==> job 4178: inputs <==
==> flow/design.v <==
module coeff_selector #(
    parameter TAP_WIDTH      = 32,
    parameter FF_TAP_COUNT   = 4,
    parameter FB_TAP_COUNT   = 3,
    parameter NUM_LP_FILTERS   = 20
)
(
    input  logic [8:0]           filter_index,   
    output logic [FF_TAP_COUNT*TAP_WIDTH-1:0]   B_flat,        
    output logic [FB_TAP_COUNT*TAP_WIDTH-1:0]   A_flat         
);
    logic signed [TAP_WIDTH-1:0] mem [0:NUM_LP_FILTERS*2*FF_TAP_COUNT-1];
    initial begin
        mem[0*8+0*4+0] = 2;
        mem[0*8+0*4+1] = 6;
        mem[0*8+0*4+2] = 6;
        mem[0*8+0*4+3] = 2;
        mem[0*8+1*4+0] = -22432;
        mem[0*8+1*4+1] = 20560;
        mem[0*8+1*4+2] = -6303;
        mem[0*8+1*4+3] = 0;
        mem[1*8+0*4+0] = 14;
        mem[1*8+0*4+1] = 43;
        mem[1*8+0*4+2] = 43;
        mem[1*8+0*4+3] = 14;
        mem[1*8+1*4+0] = -20298;
        mem[1*8+1*4+1] = 17066;
        mem[1*8+1*4+2] = -4845;
        mem[1*8+1*4+3] = 0;
        mem[2*8+0*4+0] = 43;
        mem[2*8+0*4+1] = 130;
        mem[2*8+0*4+2] = 130;
        mem[2*8+0*4+3] = 43;
        mem[2*8+1*4+0] = -18179;
        mem[2*8+1*4+1] = 14050;
        mem[2*8+1*4+2] = -3715;
        mem[2*8+1*4+3] = 0;
        mem[3*8+0*4+0] = 92;
        mem[3*8+0*4+1] = 278;
        mem[3*8+0*4+2] = 278;
        mem[3*8+0*4+3] = 92;
        mem[3*8+1*4+0] = -16080;
        mem[3*8+1*4+1] = 11468;
        mem[3*8+1*4+2] = -2837;
        mem[3*8+1*4+3] = 0;
        mem[4*8+0*4+0] = 164;
        mem[4*8+0*4+1] = 493;
        mem[4*8+0*4+2] = 493;
        mem[4*8+0*4+3] = 164;
        mem[4*8+1*4+0] = -14004;
        mem[4*8+1*4+1] = 9282;
        mem[4*8+1*4+2] = -2154;
        mem[4*8+1*4+3] = 0;
        mem[5*8+0*4+0] = 259;
        mem[5*8+0*4+1] = 778;
        mem[5*8+0*4+2] = 778;
        mem[5*8+0*4+3] = 259;
        mem[5*8+1*4+0] = -11952;
        mem[5*8+1*4+1] = 7457;
        mem[5*8+1*4+2] = -1620;
        mem[5*8+1*4+3] = 0;
        mem[6*8+0*4+0] = 378;
        mem[6*8+0*4+1] = 1136;
        mem[6*8+0*4+2] = 1136;
        mem[6*8+0*4+3] = 378;
        mem[6*8+1*4+0] = -9922;
        mem[6*8+1*4+1] = 5962;
        mem[6*8+1*4+2] = -1201;
        mem[6*8+1*4+3] = 0;
        mem[7*8+0*4+0] = 523;
        mem[7*8+0*4+1] = 1569;
        mem[7*8+0*4+2] = 1569;
        mem[7*8+0*4+3] = 523;
        mem[7*8+1*4+0] = -7911;
        mem[7*8+1*4+1] = 4773;
        mem[7*8+1*4+2] = -868;
        mem[7*8+1*4+3] = 0;
        mem[8*8+0*4+0] = 692;
        mem[8*8+0*4+1] = 2078;
        mem[8*8+0*4+2] = 2078;
        mem[8*8+0*4+3] = 692;
        mem[8*8+1*4+0] = -5918;
        mem[8*8+1*4+1] = 3868;
        mem[8*8+1*4+2] = -599;
        mem[8*8+1*4+3] = 0;
        mem[9*8+0*4+0] = 888;
        mem[9*8+0*4+1] = 2666;
        mem[9*8+0*4+2] = 2666;
        mem[9*8+0*4+3] = 888;
        mem[9*8+1*4+0] = -3937;
        mem[9*8+1*4+1] = 3232;
        mem[9*8+1*4+2] = -376;
        mem[9*8+1*4+3] = 0;
        mem[10*8+0*4+0] = 1112;
        mem[10*8+0*4+1] = 3337;
        mem[10*8+0*4+2] = 3337;
        mem[10*8+0*4+3] = 1112;
        mem[10*8+1*4+0] = -1966;
        mem[10*8+1*4+1] = 2855;
        mem[10*8+1*4+2] = -181;
        mem[10*8+1*4+3] = 0;
        mem[11*8+0*4+0] = 1365;
        mem[11*8+0*4+1] = 4095;
        mem[11*8+0*4+2] = 4095;
        mem[11*8+0*4+3] = 1365;
        mem[11*8+1*4+0] = -0;
        mem[11*8+1*4+1] = 2730;
        mem[11*8+1*4+2] = -0;
        mem[11*8+1*4+3] = 0;
        mem[12*8+0*4+0] = 1649;
        mem[12*8+0*4+1] = 4948;
        mem[12*8+0*4+2] = 4948;
        mem[12*8+0*4+3] = 1649;
        mem[12*8+1*4+0] = 1966;
        mem[12*8+1*4+1] = 2855;
        mem[12*8+1*4+2] = 181;
        mem[12*8+1*4+3] = 0;
        mem[13*8+0*4+0] = 1967;
        mem[13*8+0*4+1] = 5901;
        mem[13*8+0*4+2] = 5901;
        mem[13*8+0*4+3] = 1967;
        mem[13*8+1*4+0] = 3937;
        mem[13*8+1*4+1] = 3232;
        mem[13*8+1*4+2] = 376;
        mem[13*8+1*4+3] = 0;
        mem[14*8+0*4+0] = 2322;
        mem[14*8+0*4+1] = 6966;
        mem[14*8+0*4+2] = 6966;
        mem[14*8+0*4+3] = 2322;
        mem[14*8+1*4+0] = 5918;
        mem[14*8+1*4+1] = 3868;
        mem[14*8+1*4+2] = 599;
        mem[14*8+1*4+3] = 0;
        mem[15*8+0*4+0] = 2718;
        mem[15*8+0*4+1] = 8154;
        mem[15*8+0*4+2] = 8154;
        mem[15*8+0*4+3] = 2718;
        mem[15*8+1*4+0] = 7911;
        mem[15*8+1*4+1] = 4773;
        mem[15*8+1*4+2] = 868;
        mem[15*8+1*4+3] = 0;
        mem[16*8+0*4+0] = 3159;
        mem[16*8+0*4+1] = 9479;
        mem[16*8+0*4+2] = 9479;
        mem[16*8+0*4+3] = 3159;
        mem[16*8+1*4+0] = 9922;
        mem[16*8+1*4+1] = 5962;
        mem[16*8+1*4+2] = 1201;
        mem[16*8+1*4+3] = 0;
        mem[17*8+0*4+0] = 3652;
        mem[17*8+0*4+1] = 10958;
        mem[17*8+0*4+2] = 10958;
        mem[17*8+0*4+3] = 3652;
        mem[17*8+1*4+0] = 11952;
        mem[17*8+1*4+1] = 7457;
        mem[17*8+1*4+2] = 1620;
        mem[17*8+1*4+3] = 0;
        mem[18*8+0*4+0] = 4204;
        mem[18*8+0*4+1] = 12612;
        mem[18*8+0*4+2] = 12612;
        mem[18*8+0*4+3] = 4204;
        mem[18*8+1*4+0] = 14004;
        mem[18*8+1*4+1] = 9282;
        mem[18*8+1*4+2] = 2154;
        mem[18*8+1*4+3] = 0;
        mem[19*8+0*4+0] = 4822;
        mem[19*8+0*4+1] = 14467;
        mem[19*8+0*4+2] = 14467;
        mem[19*8+0*4+3] = 4822;
        mem[19*8+1*4+0] = 16080;
        mem[19*8+1*4+1] = 11468;
        mem[19*8+1*4+2] = 2837;
        mem[19*8+1*4+3] = 0;
    end
    always_comb begin
        B_flat = '0;
        A_flat = '0;
        if (filter_index < NUM_LP_FILTERS) begin
            B_flat[0*TAP_WIDTH +: TAP_WIDTH] = mem[filter_index*8+0*4+0];
            B_flat[1*TAP_WIDTH +: TAP_WIDTH] = mem[filter_index*8+0*4+1];
            B_flat[2*TAP_WIDTH +: TAP_WIDTH] = mem[filter_index*8+0*4+2];
            B_flat[3*TAP_WIDTH +: TAP_WIDTH] = mem[filter_index*8+0*4+3];
            A_flat[0*TAP_WIDTH +: TAP_WIDTH] = mem[filter_index*8+1*4+0];
            A_flat[1*TAP_WIDTH +: TAP_WIDTH] = mem[filter_index*8+1*4+1];
            A_flat[2*TAP_WIDTH +: TAP_WIDTH] = mem[filter_index*8+1*4+2];
        end
    end
endmodule
module iir_filter 
#(
    parameter DATA_IN_WIDTH  = 16,
    parameter DATA_OUT_WIDTH = 32,
    parameter TAP_WIDTH      = 16,
    parameter FF_TAP_COUNT   = 4,
    parameter FB_TAP_COUNT   = 3
)
(
    input  wire                               clk,
    input  wire                               reset_n,
    input  wire   signed [DATA_IN_WIDTH-1:0]  data_in,
    output wire    signed [DATA_OUT_WIDTH-1:0] data_out,
    input  wire   [FF_TAP_COUNT*TAP_WIDTH-1:0] B_flat,
    input  wire   [FB_TAP_COUNT*TAP_WIDTH-1:0] A_flat
);
    reg signed [DATA_IN_WIDTH-1:0] x_delay [0:FF_TAP_COUNT-2];
    reg signed [DATA_OUT_WIDTH-1:0] y_delay [0:FF_TAP_COUNT-2];
    wire signed [DATA_OUT_WIDTH-1:0] w_product_a [0:FB_TAP_COUNT-1];
    wire signed [DATA_OUT_WIDTH-1:0] w_product_b [0:FF_TAP_COUNT-1];
    integer i, j;
    wire signed [DATA_OUT_WIDTH-1:0] sum;
    reg signed [DATA_IN_WIDTH-1:0] r_x;
    reg signed [DATA_OUT_WIDTH-1:0] data_out_reg;
    wire signed [TAP_WIDTH-1:0] B [0:FF_TAP_COUNT-1] ;
    wire signed [TAP_WIDTH-1:0] A [0:FB_TAP_COUNT-1] ;
    generate
        genvar k;
        for (k = 0; k < FF_TAP_COUNT; k = k + 1) begin : b_unpack
            assign B[k] = B_flat[k*TAP_WIDTH +: TAP_WIDTH];
        end
        for (k = 0; k < FB_TAP_COUNT; k = k + 1) begin : a_unpack
            assign A[k] = A_flat[k*TAP_WIDTH +: TAP_WIDTH];
        end
    endgenerate
    always @(posedge clk or negedge reset_n) begin
        if (!reset_n) begin
            for (i = 0; i < FF_TAP_COUNT-1; i = i + 1)
                x_delay[i] <= 0;
            for (j = 0; j < FF_TAP_COUNT-1; j = j + 1)
                y_delay[j] <= 0;
            r_x <= 0;
            data_out_reg <= 0;
        end else begin
            r_x <= data_in;
            for (i = 1; i < FF_TAP_COUNT-1; i = i + 1)
                x_delay[i] <= x_delay[i-1];
            x_delay[0] <= r_x;
            for (j = 1; j < FF_TAP_COUNT-1; j = j + 1)
                y_delay[j] <= y_delay[j-1];
            y_delay[0] <= sum >>> TAP_WIDTH-3;
            data_out_reg <= sum >>> TAP_WIDTH-3;
        end
    end
    generate
		 genvar o;
		 for (o = 0; o < FB_TAP_COUNT; o = o + 1) begin : a_loop
		 assign w_product_a[o] = (-(A[o]) * y_delay[o]);
		 end
    endgenerate
    generate
		 genvar c;
		 for (c = 1; c < FF_TAP_COUNT; c = c + 1) begin : b_loop
		 assign w_product_b[c] = B[c] * x_delay[c-1];
		 end
    endgenerate
    assign w_product_b[0] = B[0] * r_x;
    wire signed [DATA_OUT_WIDTH-1:0] sum_a = w_product_a[0]+w_product_a[1]+w_product_a[2];
    wire signed [DATA_OUT_WIDTH-1:0] sum_b = w_product_b[0]+w_product_b[1]+w_product_b[2]+w_product_b[3];
    assign sum = sum_a + sum_b;
    assign data_out = data_out_reg;
endmodule
module iir_variable_filter
#(
    parameter DATA_IN_WIDTH  = 16,
    parameter DATA_OUT_WIDTH = 32,
    parameter TAP_WIDTH      = 16,
    parameter FF_TAP_COUNT   = 4,
    parameter FB_TAP_COUNT   = 3,
    parameter NUM_LP_FILTERS = 20
)
(
    input  wire                               clk,
    input  wire                               reset_n,
    input  wire        [8:0]                  filter_index,
    input  wire signed [DATA_IN_WIDTH-1:0]    data_in,
    output wire signed [DATA_OUT_WIDTH-1:0]   data_out
);
    wire [FF_TAP_COUNT*TAP_WIDTH-1:0] B_flat;
    wire [FB_TAP_COUNT*TAP_WIDTH-1:0] A_flat;
    coeff_selector #(
        .TAP_WIDTH(TAP_WIDTH),
        .FF_TAP_COUNT(FF_TAP_COUNT),
        .FB_TAP_COUNT(FB_TAP_COUNT),
        .NUM_LP_FILTERS(NUM_LP_FILTERS)
    ) coeff_sel (
        .filter_index(filter_index),
        .B_flat(B_flat),
        .A_flat(A_flat)
    );
    iir_filter #(
        .DATA_IN_WIDTH(DATA_IN_WIDTH),
        .DATA_OUT_WIDTH(DATA_OUT_WIDTH),
        .TAP_WIDTH(TAP_WIDTH),
        .FF_TAP_COUNT(FF_TAP_COUNT),
        .FB_TAP_COUNT(FB_TAP_COUNT)
    ) IIR (
        .clk(clk),
        .reset_n(reset_n),
        .data_in(data_in),
        .data_out(data_out),
        .B_flat(B_flat),
        .A_flat(A_flat)
    );
endmodule
==> flow/run.sh <==
#!/bin/bash
# the make line also repeats each setting of config.mk as NAME=value (left out here)
make -C /OpenROAD-flow-scripts/flow DESIGN_CONFIG=/design/flow/config.mk WORK_HOME=/design/flow/orfs CLKGATE_MAP_FILE= finish
==> flow/config.mk <==
export PLATFORM = sky130hd
export DESIGN_NAME = iir_variable_filter
export DESIGN_NICKNAME = iir_variable_filter
export VERILOG_FILES = /design/flow/design.v
export SDC_FILE = /design/flow/constraint.sdc
export NUM_CORES = 4
export LEC_CHECK = 0
export CAP_MARGIN = 40
export CORE_ASPECT_RATIO = 0.5
export CORE_MARGIN = 6
export CORE_UTILIZATION = 67
export CTS_CLUSTER_DIAMETER = 168
export CTS_CLUSTER_SIZE = 98
export GPL_ROUTABILITY_DRIVEN = 0
export GPL_TIMING_DRIVEN = 1
export HOLD_SLACK_MARGIN = 0.24
export MAX_ROUTING_LAYER = met4
export MIN_ROUTING_LAYER = met1
export SLEW_MARGIN = 5
export TNS_END_PERCENT = 10
==> flow/constraint.sdc <==
create_clock -name core_clock -period 16.8 [get_ports {clk}]
set_input_delay 3.3600 -clock core_clock [delete_from_list [all_inputs] [get_ports {clk}]]
set_output_delay 3.3600 -clock core_clock [all_outputs]
set_load 0.01 [all_outputs]
==> job 8965: changes against job 4178 <==
CAP_MARGIN = 20   (was 40)
CORE_MARGIN = 4   (was 6)
CORE_UTILIZATION = 63   (was 67)
CTS_CLUSTER_DIAMETER = 393   (was 168)
GPL_ROUTABILITY_DRIVEN = not set   (was 0)
GPL_TIMING_DRIVEN = not set   (was 1)
HOLD_SLACK_MARGIN = not set   (was 0.24)
MAX_ROUTING_LAYER = not set   (was met4)
MIN_ROUTING_LAYER = not set   (was met1)
SLEW_MARGIN = 20   (was 5)
TNS_END_PERCENT = 40   (was 10)
==> flow/constraint.sdc (replaced) <==
create_clock -name core_clock -period 15.0 [get_ports {clk}]
set_input_delay 3.0000 -clock core_clock [delete_from_list [all_inputs] [get_ports {clk}]]
set_output_delay 3.0000 -clock core_clock [all_outputs]
set_load 0.01 [all_outputs]
==> summary of the runs <==
In job 4178 the register-to-register slack is higher than in job 8965, by 1900 ps. Against job 8965, the sequential share of layout area of job 4178 is higher by 0.13 points. Against job 4178, the via count of job 8965 is higher by about 2.1%. Between job 8965 and job 4178, the lower final cell count is in job 4178 (gap 4.1%, measured against job 4178). Non-clock buffer count: job 4178 is lower than job 8965 (294). Against job 8965, the design area of job 4178 is smaller by 3.4%. Utilization: job 4178 is higher than job 8965 (2.1 points). Of job 4178 and job 8965, job 8965 has the higher global-route usage (gap 0.20 points).
==> figures <==
	job 8965	job 4178
Length of routed met2 wiring	103,000 µm	95,700 µm
Detailed-route wire length per cell	25.2 µm	24.4 µm
Inserted tap cell count	1,575	1,479
Via count of the routed design	55,100	53,900
Met3 WL	35,800 µm	33,800 µm
Non-clock buffer contribution to total cell area	0.0580	0.0280
Count of non-CTS buffers in the layout	533	239
Width of the die	495 µm	484 µm
Std-Cell Core Area	116,000 µm²	109,000 µm²
Area occupied by multi-input gates	61,500 µm²	61,400 µm²
Status	finished clean	finished clean
Minimum setup slack among reg-to-reg paths	4100 ps	5990 ps
Mean number of vias per cell	5.62	5.73
